// top_logic
module top_logic(  
		clk,
		rst,
		frz,
		level,
		Dout,
		vsync,
		hsync,
		VGA_R,
		VGA_G,
		VGA_B,
		BTNU,
		BTND,
		BTNL,
		BTNR,
        seven_seg,
        sel,
        pattern_select,
         I_spi_miso,
         O_spi_sck,
         O_spi_cs,
         O_spi_mosi
);
	input clk;
    input rst;
    input frz;
    input [4:0]level;
    input Dout;
    output vsync;
    output hsync;
    output [3:0] VGA_R;
    output [3:0] VGA_G;
    output [3:0] VGA_B;
    input BTNU;
    input BTND;
    input BTNR;
    input BTNL;
    output [7:0]seven_seg;
    output [7:0] sel;
    wire left;
    wire right;
    wire up;
    wire down;
    assign left=BTNL;
    assign right=BTNR;
    assign up=BTNU;
    assign down=BTND;
    input    I_spi_miso;  
    output  wire         O_spi_sck;  
    output  wire         O_spi_cs  ;  
    output  wire         O_spi_mosi ;    
    input pattern_select;
    wire [3:0]spi_x_out;
    wire [3:0]spi_y_out;
    wire [15:0]score;
    wire over;
   spi_control spi(
                .clk(clk),
                .I_rst_n(!rst),
                .I_tx_en(1'b1),
                .rst(rst),
                .spi_x_out(spi_x_out),
                .spi_y_out(spi_y_out),
                .I_spi_miso(I_spi_miso),
                .O_spi_sck(O_spi_sck),
                .O_spi_cs(O_spi_cs),
                .O_spi_mosi(O_spi_mosi)
    );
    vga VGA( 
			 .clk(clk),
			 .rst(rst),
			 .frz(~frz),
			 .color_change(Dout),
			 .score2(score),
			 .vsync(vsync),
			 .hsync(hsync),
			 .VGA_R(VGA_R),
			 .VGA_G(VGA_G),
			 .VGA_B(VGA_B),
			 .up(up),
			 .down(down),
			 .right(right),
			 .left(left),
			 .pattern_select(pattern_select),
			 .over(over),
  ...
Settings: LEC_CHECK=0, ABC_AREA=1, CAP_MARGIN=20, CELL_PAD_IN_SITES_GLOBAL_PLACEMENT=0, CORE_ASPECT_RATIO=1.01, CORE_MARGIN=2, CORE_UTILIZATION=71, CTS_CLUSTER_SIZE=72, HOLD_SLACK_MARGIN=-0.1, MAX_ROUTING_LAYER=met4, PLACE_DENSITY=0.69, SETUP_SLACK_MARGIN=5.0, SLEW_MARGIN=20, TNS_END_PERCENT=85; clock period 20.8 ns.
run.sh (not shown) runs the stock make flow with config.mk's settings and CLKGATE_MAP_FILE=.
Then changed:
Settings changed: ABC_AREA 1 to 0, CORE_UTILIZATION 71 to 72, CTS_CLUSTER_SIZE 72 to unset, HOLD_SLACK_MARGIN -0.1 to unset, MAX_ROUTING_LAYER met4 to unset, SETUP_SLACK_MARGIN 5.0 to 0.37, SLEW_MARGIN 20 to 15.
Clock period 20.8 ns to 12.5 ns, I/O delays scaled along.
What happened:
- The new run reached the layout checks and failed them: negative setup slack
- critical path depth is higher by 2
- clock skew is higher by 0.026 ns
- die area is lower by 5.8%
- final cell count is lower by 10%
- final area is about the same
- non-clock buffer count is higher by 546
- area after synthesis is lower by 4.6%
- sequential cell count stays the same
- register-to-register slack loses 6.9 ns
- first-iteration DRC count is lower by 15%
Then changed:
Settings changed: ABC_AREA 0 to 1, PLACE_DENSITY 0.69 to 0.35, SETUP_SLACK_MARGIN 0.37 to 0.26, SLEW_MARGIN 15 to 5.
Clock period 12.5 ns to 9.37 ns, I/O delays scaled along.
What happened:
- The new run stopped in global routing (5_1_grt), error ODB-0269
- synthesized cell count goes up by about a fifth
- die size goes up by a few percent
- synthesized area goes up by a few percent
Then changed:
Settings changed: ABC_AREA 1 to unset, CELL_PAD_IN_SITES_GLOBAL_PLACEMENT 0 to unset, CORE_ASPECT_RATIO 1.01 to unset, PLACE_DENSITY 0.35 to unset, SETUP_SLACK_MARGIN 0.26 to -0.87, SLEW_MARGIN 5 to 20, TNS_END_PERCENT 85 to unset.
Clock period 9.37 ns to 11.5 ns, I/O delays scaled along.
After rerunning: With this change the flow completed and failed the layout checks on negative setup slack. Synthesized area decreases by 4.6%. Synthesized cell count decreases by 14%. Die area decreases by 4.5%.
Then changed:
Settings changed: CORE_UTILIZATION 72 to 40, SETUP_SLACK_MARGIN -0.87 to unset.
Clock period 11.5 ns to 16.9 ns, I/O delays scaled along.
The new run went through all stages and came out clean.
Final cell count went up by 4.9%.
Routed wire length went down by 12%.
Via count went down by 10%.
Then changed:
Settings changed: CORE_UTILIZATION 40 to 63, SETUP_SLACK_MARGIN set to 3.95.
Clock period 16.9 ns to 14.8 ns, I/O delays scaled along.
Outcome: The new run completed without violations. Flip-flop count is unchanged. Die area went down by well over a third. Worst setup slack gets better by 0.0045 ns. Register-to-register slack barely changes.

* * *

== P ==
Starting RTL as in the previous note.
// top_logic
module top_logic(  
		clk,
		rst,
		frz,
		level,
		Dout,
		vsync,
		hsync,
		VGA_R,
		VGA_G,
		VGA_B,
		BTNU,
		BTND,
		BTNL,
		BTNR,
        seven_seg,
        sel,
        pattern_select,
         I_spi_miso,
         O_spi_sck,
         O_spi_cs,
         O_spi_mosi
);
	input clk;
    input rst;
    input frz;
    input [4:0]level;
    input Dout;
    output vsync;
    output hsync;
    output [3:0] VGA_R;
    output [3:0] VGA_G;
    output [3:0] VGA_B;
    input BTNU;
    input BTND;
    input BTNR;
    input BTNL;
    output [7:0]seven_seg;
    output [7:0] sel;
    wire left;
    wire right;
    wire up;
    wire down;
    assign left=BTNL;
    assign right=BTNR;
    assign up=BTNU;
    assign down=BTND;
    input    I_spi_miso;  
    output  wire         O_spi_sck;  
    output  wire         O_spi_cs  ;  
    output  wire         O_spi_mosi ;    
    input pattern_select;
    wire [3:0]spi_x_out;
    wire [3:0]spi_y_out;
    wire [15:0]score;
    wire over;
   spi_control spi(
                .clk(clk),
                .I_rst_n(!rst),
                .I_tx_en(1'b1),
                .rst(rst),
                .spi_x_out(spi_x_out),
                .spi_y_out(spi_y_out),
                .I_spi_miso(I_spi_miso),
                .O_spi_sck(O_spi_sck),
                .O_spi_cs(O_spi_cs),
                .O_spi_mosi(O_spi_mosi)
    );
    vga VGA( 
			 .clk(clk),
			 .rst(rst),
			 .frz(~frz),
			 .color_change(Dout),
			 .score2(score),
			 .vsync(vsync),
			 .hsync(hsync),
			 .VGA_R(VGA_R),
			 .VGA_G(VGA_G),
			 .VGA_B(VGA_B),
			 .up(up),
			 .down(down),
			 .right(right),
			 .left(left),
			 .pattern_select(pattern_select),
			 .over(over),
			 .spi_x_out(spi_x_out),
			 .spi_y_out(spi_y_out)
	);
    seg_display seg(
            .clk(clk),
            .seven_seg(seven_seg),
            .sel(sel),
            .rst(rst),
            .over(over),
            .idata(score)
    );
endmodule
make LEC_CHECK=0 ABC_AREA=0 CAP_MARGIN=20 CELL_PAD_IN_SITES_GLOBAL_PLACEMENT=0 CORE_ASPECT_RATIO=1.01 CORE_MARGIN=2 CORE_UTILIZATION=44 CTS_CLUSTER_DIAMETER=331 CTS_CLUSTER_SIZE=15 PLACE_DENSITY=0.69 SETUP_SLACK_MARGIN=5.0 SLEW_MARGIN=35 TNS_END_PERCENT=85 finish   # period 19.9 ns
No stage failed in P, and the final checks on the layout all came back clean.
Input-level comparison between Q and P:
- removing SETUP_SLACK_MARGIN (formerly 5.0)
- removing ABC_AREA (formerly 0)
- changing CTS_CLUSTER_SIZE from 15 to 97
- removing CORE_ASPECT_RATIO (formerly 1.01)
- changing SLEW_MARGIN from 35 to 20
- removing CTS_CLUSTER_DIAMETER (formerly 331)
- removing TNS_END_PERCENT (formerly 85)
- removing CELL_PAD_IN_SITES_GLOBAL_PLACEMENT (formerly 0)
- removing PLACE_DENSITY (formerly 0.69)
- changing CORE_UTILIZATION from 44 to 59
- changing the clock period (ns, I/O delays scaled along) from 19.9 to 12.8
Results
- Of the two values seen for launch point of the worst path, VGA.vcount[1] was produced by P and VGA.movebullet1.y[2] by Q.
- Looking at slew at the pin closest to its max-slew limit, Q sits 180 ps above P.
- met3 demand-to-capacity share in global routing ends up higher on Q.
- Fill cell total of the finished layout, Q and P: smaller value in Q
- Q: sequential share of layout area is 0.18 points lower than what P reported.
- [Q vs P] global-route usage over all layers: higher in Q
- Final cell count sits lower in Q than in P.
- Q ends up with lower register-to-register slack than P does.
- No crash in Q: every stage finished, but the layout fails its final checks due to negative setup slack.
- Fraction of the core area covered by cells at the end of the flow, Q and P: lower on P
Here is what was changed in the inputs of R compared with Q.
- CTS_CLUSTER_SIZE: 97 -> unset
- CORE_UTILIZATION: 59 -> 8
- the clock period (ns, I/O delays scaled along): 12.8 -> 21.0
Looking across R and Q, the single run that reached the end with no open violations was R. Height of the chip (higher): R. R vs Q: relative area of non-clock buffer cells in the final design down. Reported for R and Q, yosys-reported design area after synthesis turned out identical to the last digit. Wire: R routes less than Q. Q reports its cell with the largest stage delay on the worst path as fa_2 while R reports dfxtp_1.
### R -> S
- putting MAX_ROUTING_LAYER at met4 where nothing was set
- putting SETUP_SLACK_MARGIN at 1.63 where nothing was set
- swapping 8 for 72 in CORE_UTILIZATION
- swapping 21.0 for 12.2 in the clock period (ns, I/O delays scaled along)
Notes after the runs:
- | S | all stages done | FAIL | negative setup slack |
- Routing usage on met2: S > R
- For S, the worst setup path startpoint was VGA.movebullet2.y[1], unlike R, where it was VGA.vcount[0].
- Taking R as the reference, in S area of the placeable core moved down, number of standard cells in the final layout excluding fillers moved down, clock period minus final worst setup slack moved down.
- Slowest stage cell on the critical path = dfxtp_1: R; slowest stage cell on the critical path = fa_2: S
- Delta (S minus R): half-perimeter wire length after placement went up by about 6%; wire length went up by 30000 um; combinational share of cell area went up by 8.6 points; routability-driven placement congestion ratio went up by about 22%; portion of the clock cycle consumed by the worst path in the final layout went up by 32 points.
